## job 3887
// snack
module snack(
    input ps2_data,
    input ps2_clk,
    input clk,
    input [1:0] speed_mode,
    input rst_n,
    input key,
    output hsync,
    output vsync,
    output beep,
    output [3:0] vga_r,
    output [3:0] vga_g,
    output [3:0] vga_b
    );
Size: roughly 580 flip-flops, about 22 I/O pins.
clock: 6.66 ns
lec_check: 0
abc_area: 0
cap_margin: 20
cell_pad_in_sites_detail_placement: 2
cell_pad_in_sites_global_placement: 1
core_margin: 2
core_utilization: 52
cts_cluster_size: 63
gpl_routability_driven: 1
max_routing_layer: met5
min_routing_layer: met1
place_density: 0.64
setup_slack_margin: 1.59
slew_margin: 20
tns_end_percent: 30
run.sh (not shown) runs the stock make flow with config.mk's settings and CLKGATE_MAP_FILE=.
Status(job 3887) = ERROR, stage = detailed placement (3_5_place_dp)
## Diff of input files: job 4701 against job 3887
- clearing CELL_PAD_IN_SITES_DETAIL_PLACEMENT, which used to be 2
- swapping met5 for met4 in MAX_ROUTING_LAYER
- clearing PLACE_DENSITY, which used to be 0.64
- clearing GPL_ROUTABILITY_DRIVEN, which used to be 1
- swapping 52 for 65 in CORE_UTILIZATION
- clearing CELL_PAD_IN_SITES_GLOBAL_PLACEMENT, which used to be 1
- clearing CTS_CLUSTER_SIZE, which used to be 63
- clearing ABC_AREA, which used to be 0
- swapping 1.59 for 5.0 in SETUP_SLACK_MARGIN
- clearing TNS_END_PERCENT, which used to be 30
- swapping 6.66 for 40.0 in the clock period (ns, I/O delays scaled along)
Notes after the runs:
Job 4701 | status: complete | timing, DRC, antenna: pass. Job 4701 vs job 3887: row count down in job 4701. Compared with job 3887, job 4701 shows a core outline area that is 0.021 sq mm lower. On average size of a mapped cell, job 4701 and job 3887 are basically level. Re number of flops mapped to enable cells by yosys: no difference whatsoever between job 4701 and job 3887. Floorplan core density in job 4701 is 13 points above job 3887. Reported for job 4701 and job 3887, register bit count reported by yosys turned out identical to the last digit. Diff job 4701 and job 3887: chip footprint higher in job 3887. For horizontal die dimension, dividing the value from job 4701 by the value from job 3887 gives 0.896. Diff job 4701..job 3887 | netlist area before placement | unchanged. As far as synthesized cell count is concerned, job 3887 and job 4701 perform about the same.
The following lists how job 8857 was set up differently from job 4701:
- CTS_CLUSTER_DIAMETER newly set to 81
- CELL_PAD_IN_SITES_DETAIL_PLACEMENT newly set to 1
- TNS_END_PERCENT newly set to 95
- ABC_AREA newly set to 0
- CTS_CLUSTER_SIZE newly set to 80
- GPL_ROUTABILITY_DRIVEN newly set to 0
==> comparison <==
Comparing job 8857 and job 4701, worst setup timing slack at the placement stage is higher on job 8857. Reported for job 8857 and job 4701, die area turned out identical to the last digit. Per the comparison of job 8857 with job 4701, cell count after synthesis flat; detailed-placement wirelength estimate went up by 27%; die span in y did not really move; sequential-to-total area share from yosys stat saw little to no change. Tool error ODB-0269 stopped job 8857 during global routing (5_1_grt); no final results. On cell count after placement, job 8857 and job 4701 are neck and neck. Deepest level of the CTS H-tree: job 8857 lower than job 4701.
For job 486, these inputs were changed with respect to job 8857:
- clearing TNS_END_PERCENT, which used to be 95
- clearing CTS_CLUSTER_SIZE, which used to be 80
- clearing GPL_ROUTABILITY_DRIVEN, which used to be 0
- clearing SETUP_SLACK_MARGIN, which used to be 5.0
- swapping 65 for 58 in CORE_UTILIZATION
- clearing CELL_PAD_IN_SITES_DETAIL_PLACEMENT, which used to be 1
- clearing MAX_ROUTING_LAYER, which used to be met4
- clearing ABC_AREA, which used to be 0
- clearing MIN_ROUTING_LAYER, which used to be met1
- clearing CTS_CLUSTER_DIAMETER, which used to be 81
- swapping 40.0 for 16.4 in the clock period (ns, I/O delays scaled along)
- Per the final summary, job 486 finished and its layout is clean on timing, DRC and antenna.
- Side by side, die area turned out higher in job 486 than in job 8857.
- Delta (job 486 minus job 8857): number of rows in the core area saw an increase; I/O pin total saw little to no change.
What job 1813 does differently from job 486 at the input level:
- CORE_UTILIZATION now 40, was 58
- the clock period (ns, I/O delays scaled along) now 10.3, was 16.4
Findings:
Wire length of the first global-routing pass: job 1813 higher than job 486
Number of violations reported at the end of detailed-routing iteration 0 delta (job 1813 − job 486): favourable
Re post-route total power: job 486 and job 1813 aren't equal, and the higher value belongs to job 1813.
Density: job 1813 sparser than job 486
Between job 486 and job 1813, the number of fill cells is higher for job 1813.
Setup slack after layout ends up lower on job 1813.


v9:
snack again, from the RTL that the note above started with.
export LEC_CHECK = 0
export ABC_AREA = 1
export CAP_MARGIN = 20
export CORE_MARGIN = 2
export CORE_UTILIZATION = 72
export CTS_CLUSTER_DIAMETER = 317
export CTS_CLUSTER_SIZE = 18
export HOLD_SLACK_MARGIN = 0.29
export PLACE_DENSITY_LB_ADDON = 0.19
export SETUP_SLACK_MARGIN = -0.38
export SLEW_MARGIN = 20
create_clock -name core_clock -period 5.7 [get_ports {clk}]
The final layout from v9, which completed every stage, passed the timing, DRC and antenna checks at the end of the flow.
Changes in v5 relative to v9:
Settings: ABC_AREA: 1 -> unset; CTS_CLUSTER_SIZE: 18 -> 10; PLACE_DENSITY_LB_ADDON: 0.19 -> unset; HOLD_SLACK_MARGIN: 0.29 -> unset; SETUP_SLACK_MARGIN: -0.38 -> 1.69; CTS_CLUSTER_DIAMETER: 317 -> unset.
Notes after the runs:
Diff v9 -> v5: die area moved down, power per unit of standard cell area moved up, reported leakage power moved down, flip-flop and latch count level. Going from v9 to v5, clock group share of total power grows by 11 points.


snack again, from the RTL that the note above started with.
Settings: LEC_CHECK=0, ABC_AREA=1, CAP_MARGIN=0, CORE_MARGIN=2, CORE_UTILIZATION=72, CTS_CLUSTER_DIAMETER=312, CTS_CLUSTER_SIZE=15, HOLD_SLACK_MARGIN=0.29, PLACE_DENSITY_LB_ADDON=0.03, SETUP_SLACK_MARGIN=-0.34, SLEW_MARGIN=20; clock period 5.7 ns.
The starting point finished with timing, DRC and antenna clean.
Edit:
CAP_MARGIN = 20   (was 0)
CTS_CLUSTER_DIAMETER = not set   (was 312)
CTS_CLUSTER_SIZE = not set   (was 15)
SETUP_SLACK_MARGIN = 1.49   (was -0.34)
The changed run completed without violations. Critical path depth is unchanged. Via count rose by about 1%. Global-route usage is higher by 0.72 points. Wire length came out higher by 1.5%. Final cell count went up by 0.61%.
Edit:
CAP_MARGIN = 15   (was 20)
CTS_CLUSTER_DIAMETER = 312   (was not set)
CTS_CLUSTER_SIZE = 15   (was not set)
SETUP_SLACK_MARGIN = -0.34   (was 1.49)
After rerunning: Sequential power is about the same. Total power falls by 14%. Design area goes down by 2.0%. Non-clock buffer count is unchanged. Global-route usage drops by 0.72 points. Clock skew increases by 0.0048 ns. Cell count decreases by 0.61%. Routed wire length came out lower by 1.4%. Critical path depth is unchanged. Utilization fell by 1.5 points.
Edit:
CAP_MARGIN = 20   (was 15)
CTS_CLUSTER_DIAMETER = 317   (was 312)
CTS_CLUSTER_SIZE = 17   (was 15)
PLACE_DENSITY = 0.69   (was not set)
PLACE_DENSITY_LB_ADDON = not set   (was 0.03)
SETUP_SLACK_MARGIN = -0.38   (was -0.34)
Result: Die size is unchanged. Wire length came out lower by 0.69%. Core utilization shrinks by 0.10 points. Maximum frequency fell by 2.1%. Power falls by 1.3%. Non-clock buffer count stays the same. Critical path depth goes up by 4. Synthesized area does not change.
Power figures rest on the tool's default switching activity, not on a simulated workload.
